nickel:
==> flow/design.v (excerpt) <==
module reciprocal_float(
    input clk, rst,
    input start,
    input [31:0] x,
    output [31:0] out,
    output done, zero_flag
);
Size: about 69 I/O pins, ~0.0094 mm2 of cells after synthesis.
==> flow/config.mk <==
export PLATFORM = sky130hd
export DESIGN_NAME = reciprocal_float
export DESIGN_NICKNAME = reciprocal_float
export VERILOG_FILES = /design/flow/design.v
export SDC_FILE = /design/flow/constraint.sdc
export NUM_CORES = 4
export LEC_CHECK = 0
export ABC_AREA = 1
export CAP_MARGIN = 0
export CORE_ASPECT_RATIO = 0.91
export CORE_MARGIN = 2
export CORE_UTILIZATION = 72
export CTS_CLUSTER_DIAMETER = 214
export HOLD_SLACK_MARGIN = 0.05
export MAX_ROUTING_LAYER = met5
export PLACE_DENSITY = 0.37
export SLEW_MARGIN = 20
export TNS_END_PERCENT = 35
==> flow/constraint.sdc <==
create_clock -name core_clock -period 9.21 [get_ports {clk}]
set_input_delay 1.8420 -clock core_clock [delete_from_list [all_inputs] [get_ports {clk}]]
set_output_delay 1.8420 -clock core_clock [all_outputs]
set_load 0.01 [all_outputs]
run.sh (not shown) runs the stock make flow with config.mk's settings and CLKGATE_MAP_FILE=.
--- input diff nickel..fjord ---
Settings: a deleted TNS_END_PERCENT that had been 35; a deleted CTS_CLUSTER_DIAMETER that had been 214; a deleted CORE_ASPECT_RATIO that had been 0.91; a change of CORE_UTILIZATION from 72 to 66; a change of CAP_MARGIN from 0 to 20; a deleted HOLD_SLACK_MARGIN that had been 0.05; a deleted MAX_ROUTING_LAYER that had been met5; a change of the clock period (ns, I/O delays scaled along) from 9.21 to 3.82.
Findings:
fjord never completed; the flow aborted with a tool error in global routing.
Comparing nickel and fjord, placed instance count is lower on nickel.
Re number of buffers on the longest clock path: no difference whatsoever between fjord and nickel.
Relative to nickel, fjord degrades pre-CTS setup slack.
Summary of fjord over nickel: routability-driven placement congestion ratio now sits higher, die width now sits lower, die area now sits higher.
fjord vs nickel — post-detailed-placement half-perimeter wirelength rose 16%.
nickel → fjord: fraction of the mapped netlist area in compound gates level; placeable core region picked up an extra 10%; initial cell density of the core went down by 6.9 points; total number of placement rows moved up.
Modified inputs, quartz compared to fjord
Settings: PLACE_DENSITY no longer set, was 0.37; CTS_CLUSTER_DIAMETER now 38, previously not set; CORE_UTILIZATION now 68, was 66; ABC_AREA no longer set, was 1; the clock period (ns, I/O delays scaled along) now 7.8, was 3.82.
Results
Of fjord and quartz, just one finished clean: quartz.
As the logs show, fjord stopped at global routing after a tool error, so it never reached the end of the flow.
| mean instance size in the synthesized netlist | lower: fjord |
Delta (quartz minus fjord): post-synth area from yosys stat lost 250 um2, vertical extent of the die now sits lower.
Delta(post-synthesis xor/xnor area fraction, quartz - fjord) > 0
quartz against fjord: share of the core filled by cells before placement grew by 1.9 points; arithmetic-cell share of the synthesized area counting full adders, half adders and majority gates grew by 0.24 points.
Taking quartz over fjord, the final estimated routing congestion in global placement ratio works out to 0.929.
Per the comparison of quartz with fjord, post-placement worst setup slack moved up, die area moved down, number of cells in the yosys synthesis report moved down.
Relative to fjord, the synthesized cell count measured on quartz has decreased by more than a quarter.
For willow, these inputs were changed with respect to quartz:
Settings: CORE_UTILIZATION changed from 68 to 15; CTS_CLUSTER_DIAMETER removed (was 38); the clock period (ns, I/O delays scaled along) changed from 7.8 to 6.48.
Findings:
Clock-buffer cell count was lower in quartz than in willow. Compared with quartz, worst supply voltage drop on vdd in willow decreased by a little under 10%. The die of willow is larger than the one used in quartz. Taking quartz as the reference, in willow internal power summed over all cells increased by 24% relative to the old numbers; total detailed-routing wirelength increased by about 16% relative to the old numbers; global-route met2 utilization decreased by 41 points relative to the old numbers. quartz consumes less power than willow. Between quartz and willow, the via count figures differ only marginally.

* * *

== run A ==
reciprocal_float again, from the RTL that the note above started with.
export LEC_CHECK = 0
export CAP_MARGIN = 20
export CORE_MARGIN = 2
export CORE_UTILIZATION = 72
export CTS_CLUSTER_DIAMETER = 358
export CTS_CLUSTER_SIZE = 32
export PLACE_DENSITY = 0.66
export SLEW_MARGIN = 20
create_clock -name core_clock -period 5.14 [get_ports {clk}]
Run A | ERROR | global routing (5_1_grt)
The inputs of run B differ from those of run A as listed below.
- changing CORE_UTILIZATION from 72 to 68
- removing PLACE_DENSITY (formerly 0.66)
==> comparison <==
As for a clean layout from run A and run B, there is none. No final results exist for run A, since it was stopped by error GRT-0232 during global routing (5_1_grt). For TritonCTS sink count, run A and run B come out practically identical. In terms of number of flops mapped to enable cells by yosys, run B and run A differ only marginally. Cmp run A and run B / placer congestion estimate / higher: run A. Run B -> run A: adder-cell share of the synthesized area delta 0, exact match.
Edits applied to the flow inputs when going from run B to run C:
- a change of CORE_UTILIZATION from 68 to 39
- a deleted CTS_CLUSTER_DIAMETER that had been 358
- a deleted CTS_CLUSTER_SIZE that had been 32
- a change of the clock period (ns, I/O delays scaled along) from 5.14 to 11.9
==> comparison <==
Run C completed; timing, DRC and antenna clean
Going from run B to run C, cell-internal power shrank by more than half.
Compare run B and run C | clock-buffer cell count lower: run C
Looking at top achievable clock speed across both flows, run C is the weaker of the two, with run B ahead.
[run C] utilization fell 42 points relative to run B
Going from run B to run C, maximum number of pins on one net before global-route repair fell 7, design area now smaller, global-route track usage on met2 now smaller, met1 layer wirelength in the final routing up 260 um.
Summary: with run B as the reference, wire length of the first global-routing pass in run C moved down by more than 10%.
Run C vs run B — cell leakage power dropped 14%.
Compared with run B, run C shows power density of the placed cells that has gone down by more than half.
diff inputs: run C => run D
- setting SETUP_SLACK_MARGIN to 2.31 for the first time
- changing CORE_UTILIZATION from 39 to 59
- changing the clock period (ns, I/O delays scaled along) from 11.9 to 8.01
Going from run C to run D, number of buffers added for setup after CTS grows by 11.
Final critical-path setup slack delta (run D − run C): unfavourable
Summary of run D over run C: fraction of power consumed by sequential logic dropped 2.0 points, detailed-route wire length on metal 1 dropped about 5%, total power climbed 480 uW.
Changes in run E relative to run D:
- removing SETUP_SLACK_MARGIN (formerly 2.31)
- changing CORE_UTILIZATION from 59 to 72
- setting ABC_AREA to 1 for the first time
- changing the clock period (ns, I/O delays scaled along) from 8.01 to 6.54
[summary]
- For run E and run D, there was not a single run that failed to finish clean.
- Run E: count of instances resized after the clock tree is built 7 below run D
- Going from run D to run E, global-route track usage on met3 now larger, signed area change from the synthesized netlist to the final layout lost 4.7 points, data arrival time of the worst path went down by 0.37 ns, floorplan core area decreased by about 17% relative to the old numbers.
- Comparing run E and run D, the higher total length of routed wires was measured on run E.
- As far as number of nets with antenna violations after detailed routing goes, run D and run E are indistinguishable; the numbers are identical.
- Going from run D to run E, hold buffer count at cts level; net count after synthesis moved up.
- For first-pass GRT wire length, dividing the value from run D by the value from run E gives 0.890.

* * *

reciprocal_float again, from the RTL that the note above started with.
make LEC_CHECK=0 ABC_AREA=1 CAP_MARGIN=40 CORE_MARGIN=2 CORE_UTILIZATION=71 CTS_CLUSTER_DIAMETER=42 CTS_CLUSTER_SIZE=72 PLACE_DENSITY=0.64 SLEW_MARGIN=20 finish   # period 5.16 ns
The baseline completed without violations.
Edit:
Settings changed: ABC_AREA 1 to unset, CAP_MARGIN 40 to 20, CORE_UTILIZATION 71 to 40, CTS_CLUSTER_DIAMETER 42 to unset, CTS_CLUSTER_SIZE 72 to unset, PLACE_DENSITY 0.64 to unset.
Clock period 5.16 ns to 11.0 ns, I/O delays scaled along.
- clock-buffer cell count drops by 1
- worst setup slack improved by 4.3 ns
- maximum frequency drops by 25%
- design area went down by 1.5%
- core utilization drops by 34 points
- sequential share of layout area rose by 0.36 points
- cell count decreases by 18%
- via count shrinks by 20%
- first-iteration DRC count went down by 18%
- clock power went down by 49%
Edit:
Settings changed: CORE_UTILIZATION 40 to 44.
Clock period 11.0 ns to 6.16 ns, I/O delays scaled along.
Sequential power went up by well over a third.
Cell area went up slightly.
Utilization went up by 5.2 points.
Sequential share of layout area went down by 0.13 points.
Worst setup slack gets worse by 4.3 ns.
Fmax went up by roughly a tenth.
Register-to-register slack gets worse by 4.3 ns.
Clock skew went up by 0.0047 ns.
Global-route usage went up by 1.7 points.
Edit:
Settings changed: ABC_AREA set to 1, CORE_UTILIZATION 44 to 66, CTS_CLUSTER_DIAMETER set to 356, CTS_CLUSTER_SIZE set to 98, PLACE_DENSITY set to 0.4, SETUP_SLACK_MARGIN set to -0.61, TNS_END_PERCENT set to 5.
What happened: Worst hold slack is worse by 0.0063 ns; cell area barely changes; die area fell by a quarter to a third; global-route usage goes up by 13 points; cell count is higher by about a fifth; wire length rose by roughly a tenth; via count increases by about a fifth.

* * *

reciprocal_float again, from the RTL that the note above started with.
export LEC_CHECK = 0
export ABC_AREA = 1
export CAP_MARGIN = 0
export CELL_PAD_IN_SITES_GLOBAL_PLACEMENT = 2
export CORE_ASPECT_RATIO = 1.03
export CORE_MARGIN = 2
export CORE_UTILIZATION = 61
export CTS_CLUSTER_SIZE = 91
export GPL_ROUTABILITY_DRIVEN = 1
export MAX_ROUTING_LAYER = met4
export MIN_ROUTING_LAYER = met2
export PLACE_DENSITY_LB_ADDON = 0.02
export SETUP_SLACK_MARGIN = 0.55
export SLEW_MARGIN = 40
export TNS_END_PERCENT = 5
create_clock -name core_clock -period 3.8 [get_ports {clk}]
The baseline ended with an error in 3_1_place_gp_skip_io.
Then changed:
Settings changed: ABC_AREA 1 to default, CAP_MARGIN 0 to 20, CELL_PAD_IN_SITES_GLOBAL_PLACEMENT 2 to default, CORE_ASPECT_RATIO 1.03 to default, CORE_UTILIZATION 61 to 65, CTS_CLUSTER_SIZE 91 to default, GPL_ROUTABILITY_DRIVEN 1 to default, MAX_ROUTING_LAYER met4 to default, MIN_ROUTING_LAYER met2 to default, PLACE_DENSITY_LB_ADDON 0.02 to default, SETUP_SLACK_MARGIN 0.55 to default, SLEW_MARGIN 40 to 20, TNS_END_PERCENT 5 to default.
Clock period 3.8 ns to 5.14 ns, I/O delays scaled along.
What happened: This time the run ran to the end with violations: setup timing; area after synthesis shrinks by 2.7%; die area drops by 8.4%; synthesized cell count is lower by 27%.
Then changed:
Settings changed: ABC_AREA from default to 1, CORE_UTILIZATION 65 to 72.
Clock period 5.14 ns to 2.0 ns, I/O delays scaled along.
After rerunning: The changed run failed in 3_5_place_dp with DPL-0038; die size went down by 7.0%; synthesized cell count is higher by 37%; synthesized area rises by 2.8%.
Then changed:
Settings changed: CTS_CLUSTER_SIZE from default to 10, SETUP_SLACK_MARGIN from default to 1.59.
Clock period 2.0 ns to 6.54 ns, I/O delays scaled along.
What happened: The new run passed the timing, design-rule and antenna checks. Synthesized cell count stays the same. Synthesized area stays the same. Die area does not change.
Power is estimated from default activity; no workload was simulated.
